==> trial 43: inputs <==
==> flow/design.v <==
module fpu #(
    parameter DATA_WIDTH = 32,
    parameter INST_WIDTH = 1
)(
    input                   i_clk,
    input                   i_rst_n,
    input  [DATA_WIDTH-1:0] i_data_a,
    input  [DATA_WIDTH-1:0] i_data_b,
    input  [INST_WIDTH-1:0] i_inst,
    input                   i_valid,
    output [DATA_WIDTH-1:0] o_data,
    output                  o_valid
);
    reg [DATA_WIDTH-1:0] o_data_r, o_data_w; 
    reg                  o_valid_r, o_valid_w;
    wire [30:23]          i_expo_a, i_expo_b;
    wire [22:0]           i_frag_a, i_frag_b;
    reg [30:23]           i_expo_sub;
    reg [30:23]           o_expo;
    wire                  i_sign_a, i_sign_b;
    reg [46:0]            i_frag_aa, i_frag_bb;
    reg [23:0]            i_frag_a1, i_frag_b1;
    reg [46:0]            i_frag_af, i_frag_bf;
    reg [47:0]            i_frag_o, i_frag_ma, i_frag_mb;
    reg [22:0]            i_frag_oo;
    assign o_data = o_data_r;   
    assign o_valid = o_valid_r;
    assign i_expo_a = i_data_a[30:23];
    assign i_expo_b = i_data_b[30:23];
    assign i_frag_a = i_data_a[22:0];
    assign i_frag_b = i_data_b[22:0];
    assign i_sign_a = i_data_a[DATA_WIDTH-1];
    assign i_sign_b = i_data_b[DATA_WIDTH-1];
    always @(*) begin
        i_expo_sub = 8'd0;
        o_expo     = 8'd0;
        i_frag_aa  = 47'd0;
        i_frag_bb  = 47'd0;
        i_frag_a1  = 24'd0;
        i_frag_b1  = 24'd0;
        i_frag_af  = 47'd0;
        i_frag_bf  = 47'd0;
        i_frag_o   = 48'd0;
        i_frag_ma  = 48'd0;
        i_frag_mb  = 48'd0;
        i_frag_oo  = 23'd0;
        if (i_valid) begin     
            case (i_inst) 
                1'd0: begin   
                    i_frag_a1 = {1'b1, i_frag_a};
                    i_frag_b1 = {1'b1, i_frag_b};
                    if (i_expo_a > i_expo_b) begin 
                        i_expo_sub = i_expo_a - i_expo_b;
                        i_frag_bf = {i_frag_b1, 23'b0};
                        i_frag_bb = i_frag_bf >> i_expo_sub;
                        i_frag_aa = {i_frag_a1, 23'b0};
                        o_expo = i_expo_a;
                    end
                    else begin
                        i_expo_sub = i_expo_b - i_expo_a;
                        i_frag_af = {i_frag_a1, 23'b0};
                        i_frag_aa = i_frag_af >> i_expo_sub;
                        i_frag_bb = {i_frag_b1, 23'b0};
                        o_expo = i_expo_b;
                    end
                    if (i_sign_a ^ i_sign_b) begin                        
                        if (i_frag_aa > i_frag_bb) begin
                            i_frag_o = i_frag_aa - i_frag_bb;
                            o_data_w[DATA_WIDTH-1] = i_sign_a;
                        end
                        else begin
                            i_frag_o = i_frag_bb - i_frag_aa;
                            o_data_w[DATA_WIDTH-1] = i_sign_b;
                        end
                        if (i_frag_o[46] == 1) begin
                            if (i_frag_o[22] == 1)
                                o_data_w[22:0] = i_frag_o[45:23]+1;
                            else
                                o_data_w[22:0] = i_frag_o[45:23];
                            o_data_w[30:23] = o_expo;
                        end
                        else if (i_frag_o[45] == 1) begin
                            if (i_frag_o[21] == 1)
                                o_data_w[22:0] = i_frag_o[44:22]+1;
                            else
                                o_data_w[22:0] = i_frag_o[44:22];
                            o_data_w[30:23] = o_expo - 1;
                        end
                        else if (i_frag_o[44] == 1) begin
                            if (i_frag_o[20] == 1)
                                o_data_w[22:0] = i_frag_o[43:21]+1;
                            else
                                o_data_w[22:0] = i_frag_o[43:21];
                            o_data_w[30:23] = o_expo - 2;
                        end
                        else if (i_frag_o[43] == 1) begin
                            if (i_frag_o[19] == 1)
                                o_data_w[22:0] = i_frag_o[42:20]+1;
                            else
                                o_data_w[22:0] = i_frag_o[42:20];
                            o_data_w[30:23] = o_expo - 3;
                        end
                        else if (i_frag_o[42] == 1) begin
                            if (i_frag_o[18] == 1)
                                o_data_w[22:0] = i_frag_o[41:19]+1;
                            else
                                o_data_w[22:0] = i_frag_o[41:19];
                            o_data_w[30:23] = o_expo - 4;
                        end
                        else begin
                            o_data_w[22:0] = i_frag_o[39:17];
                            o_data_w[30:23] = o_expo;                               
                        end
                    end
                    else begin
                        i_frag_o = i_frag_aa + i_frag_bb;
                        if (i_frag_o[47] == 1) begin
                            if (i_frag_o[23] == 1)
                                o_data_w[22:0] = i_frag_o[46:24]+1;
                            else
                                o_data_w[22:0] = i_frag_o[46:24];
                            o_data_w[30:23] = o_expo + 1;
                        end
                        else if (i_frag_o[46] == 1) begin
                            if (i_frag_o[22] == 1)
                                o_data_w[22:0] = i_frag_o[45:23] + 1;
                            else
                                o_data_w[22:0] = i_frag_o[45:23];
                            o_data_w[30:23] = o_expo;
                        end
                        else begin
                            o_data_w[22:0] = i_frag_o[44:12];
                            o_data_w[30:23] = o_expo - 1;
                        end
                        o_data_w[DATA_WIDTH-1] = i_sign_a;
                    end
                    o_valid_w = 1;                    
                end
                1'd1: begin
                    o_expo = i_expo_a + i_expo_b - 127;
                    o_data_w[DATA_WIDTH-1] = i_sign_a ^ i_sign_b;
                    i_frag_ma[47:24] = 24'd0;
                    i_frag_ma[23] = 1;
                    i_frag_ma[22:0] = i_frag_a;
                    i_frag_mb[47:24] = 24'd0;
                    i_frag_mb[23] = 1;
                    i_frag_mb[22:0] = i_frag_b;
                    i_frag_o = i_frag_ma * i_frag_mb;
                    if (i_frag_o[22] && i_frag_o[21]) begin
                        i_frag_o[47:23] = i_frag_o[47:23] + 1;
                    end
                    else if (i_frag_o[22] && ~i_frag_o[21]) begin 
                        i_frag_o[20] = |i_frag_o[20:0]? 1 : 0;  
                        if (i_frag_o[20] == 1)
                            i_frag_o[47:23] = i_frag_o[47:23] + 1;
                        else if (i_frag_o[23] == 1)
                            i_frag_o[47:23] = i_frag_o[47:23] + 1;
                    end
                    if (i_frag_o[47] || ~i_frag_o[46]) begin
                        if (i_frag_o[47]) begin
                            i_frag_o = i_frag_o >> 1;
                            o_expo = o_expo + 1;   
                        end  
                        if (i_frag_o[22] && i_frag_o[21]) begin
                            i_frag_o[47:23] = i_frag_o[47:23] + 1;
                        end
                        else if (i_frag_o[22] && ~i_frag_o[21]) begin 
                            i_frag_o[20] = |i_frag_o[20:0]? 1 : 0;  
                            if (i_frag_o[20] == 1)
                                i_frag_o[47:23] = i_frag_o[47:23] + 1;
                            else if (i_frag_o[23] == 1)
                                i_frag_o[47:23] = i_frag_o[47:23] + 1;
                        end
                    end
                    o_data_w[22:0] = i_frag_o[45:23];
                    o_data_w[30:23] = o_expo;
                    o_valid_w = 1;    
                end
                default: begin
                    o_data_w     = 0;
                    o_valid_w    = 1;  
                end  
            endcase
        end else begin
            o_data_w     = 0; 
            o_valid_w    = 0;  
        end
    end
    always @(posedge i_clk or negedge i_rst_n) begin
        if(~i_rst_n) begin    
            o_data_r <= 0;
            o_valid_r <= 0;
        end else begin
            o_data_r <= o_data_w;
            o_valid_r <= o_valid_w;
        end
    end
endmodule
==> flow/run.sh <==
#!/bin/bash
# the make line also repeats each setting of config.mk as NAME=value (left out here)
make -C /OpenROAD-flow-scripts/flow DESIGN_CONFIG=/design/flow/config.mk WORK_HOME=/design/flow/orfs CLKGATE_MAP_FILE= finish
==> flow/config.mk <==
export PLATFORM = sky130hd
export DESIGN_NAME = fpu
export DESIGN_NICKNAME = fpu
export VERILOG_FILES = /design/flow/design.v
export SDC_FILE = /design/flow/constraint.sdc
export NUM_CORES = 4
export LEC_CHECK = 0
export CAP_MARGIN = 20
export CORE_MARGIN = 2
export CORE_UTILIZATION = 16
export CTS_CLUSTER_DIAMETER = 334
export MIN_ROUTING_LAYER = met2
export PLACE_DENSITY_LB_ADDON = 0.09
export SETUP_SLACK_MARGIN = -1.51
export SLEW_MARGIN = 25
export TNS_END_PERCENT = 100
==> flow/constraint.sdc <==
create_clock -name core_clock -period 21.5 [get_ports {i_clk}]
set_input_delay 4.3000 -clock core_clock [delete_from_list [all_inputs] [get_ports {i_clk}]]
set_output_delay 4.3000 -clock core_clock [all_outputs]
set_load 0.01 [all_outputs]
==> inputs of trial 63, as changes to trial 43 <==
==> flow/config.mk (replaced) <==
export PLATFORM = sky130hd
export DESIGN_NAME = fpu
export DESIGN_NICKNAME = fpu
export VERILOG_FILES = /design/flow/design.v
export SDC_FILE = /design/flow/constraint.sdc
export NUM_CORES = 4
export LEC_CHECK = 0
export CAP_MARGIN = 20
export CORE_MARGIN = 2
export CORE_UTILIZATION = 52
export CTS_CLUSTER_SIZE = 100
export SLEW_MARGIN = 20
==> flow/constraint.sdc (replaced) <==
create_clock -name core_clock -period 9.42 [get_ports {i_clk}]
set_input_delay 1.8840 -clock core_clock [delete_from_list [all_inputs] [get_ports {i_clk}]]
set_output_delay 1.8840 -clock core_clock [all_outputs]
set_load 0.01 [all_outputs]
==> inputs of trial 49, as changes to trial 43 <==
--- a/flow/config.mk
+++ b/flow/config.mk
@@ -8,8 +8,8 @@
 export CAP_MARGIN = 20
 export CORE_MARGIN = 2
-export CORE_UTILIZATION = 16
+export CORE_UTILIZATION = 72
 export CTS_CLUSTER_DIAMETER = 334
-export MIN_ROUTING_LAYER = met2
-export PLACE_DENSITY_LB_ADDON = 0.09
+export MIN_ROUTING_LAYER = met1
+export PLACE_DENSITY = 0.65
 export SETUP_SLACK_MARGIN = -1.51
 export SLEW_MARGIN = 25
==> flow/constraint.sdc (replaced) <==
create_clock -name core_clock -period 9.54 [get_ports {i_clk}]
set_input_delay 1.9080 -clock core_clock [delete_from_list [all_inputs] [get_ports {i_clk}]]
set_output_delay 1.9080 -clock core_clock [all_outputs]
set_load 0.01 [all_outputs]
==> comparison table <==
| metric | trial 63 | trial 43 | trial 49 |
|---|---|---|---|
| Outcome | failed layout checks | no timing/DRC/antenna violations | stopped before the end |
| Last stage reached | - | - | clock tree synthesis |
| Reasons for failing layout checks | negative setup slack | - | - |
| Post-CTS Setup Repair Bufs | 203 | 0 | - |
| Nets | 8176 | 6339 | - |
| Top Metal Used | met5 | met5 | - |
| Placed Area | 56200 um2 | 46400 um2 | 55200 um2 |
| Slowest stage cell on the critical path | fa_1 | a21oi_4 | - |
| Initial core utilization | 0.524 | 0.161 | 0.730 |
| Total number of warnings across the stage logs | 94 | 93 | - |
| Count of nets left with antenna violations after detail routing | 0 | 0 | - |
| Kind of start point of the critical path | primary input | primary input | - |
| Sum of negative setup slack | -45.84 ns | 0 ns | - |
| Post-layout utilization of the core | 0.777 | 0.183 | - |
| Vias in the first global route | 52500 | 68500 | - |
| Total detailed-routing wirelength | 213000 um | 264000 um | - |
| Worst path arrival time | 11.53 ns | 18.79 ns | - |
| Final-layout non-clock buffer area share | 0.285 | 0.0471 | - |
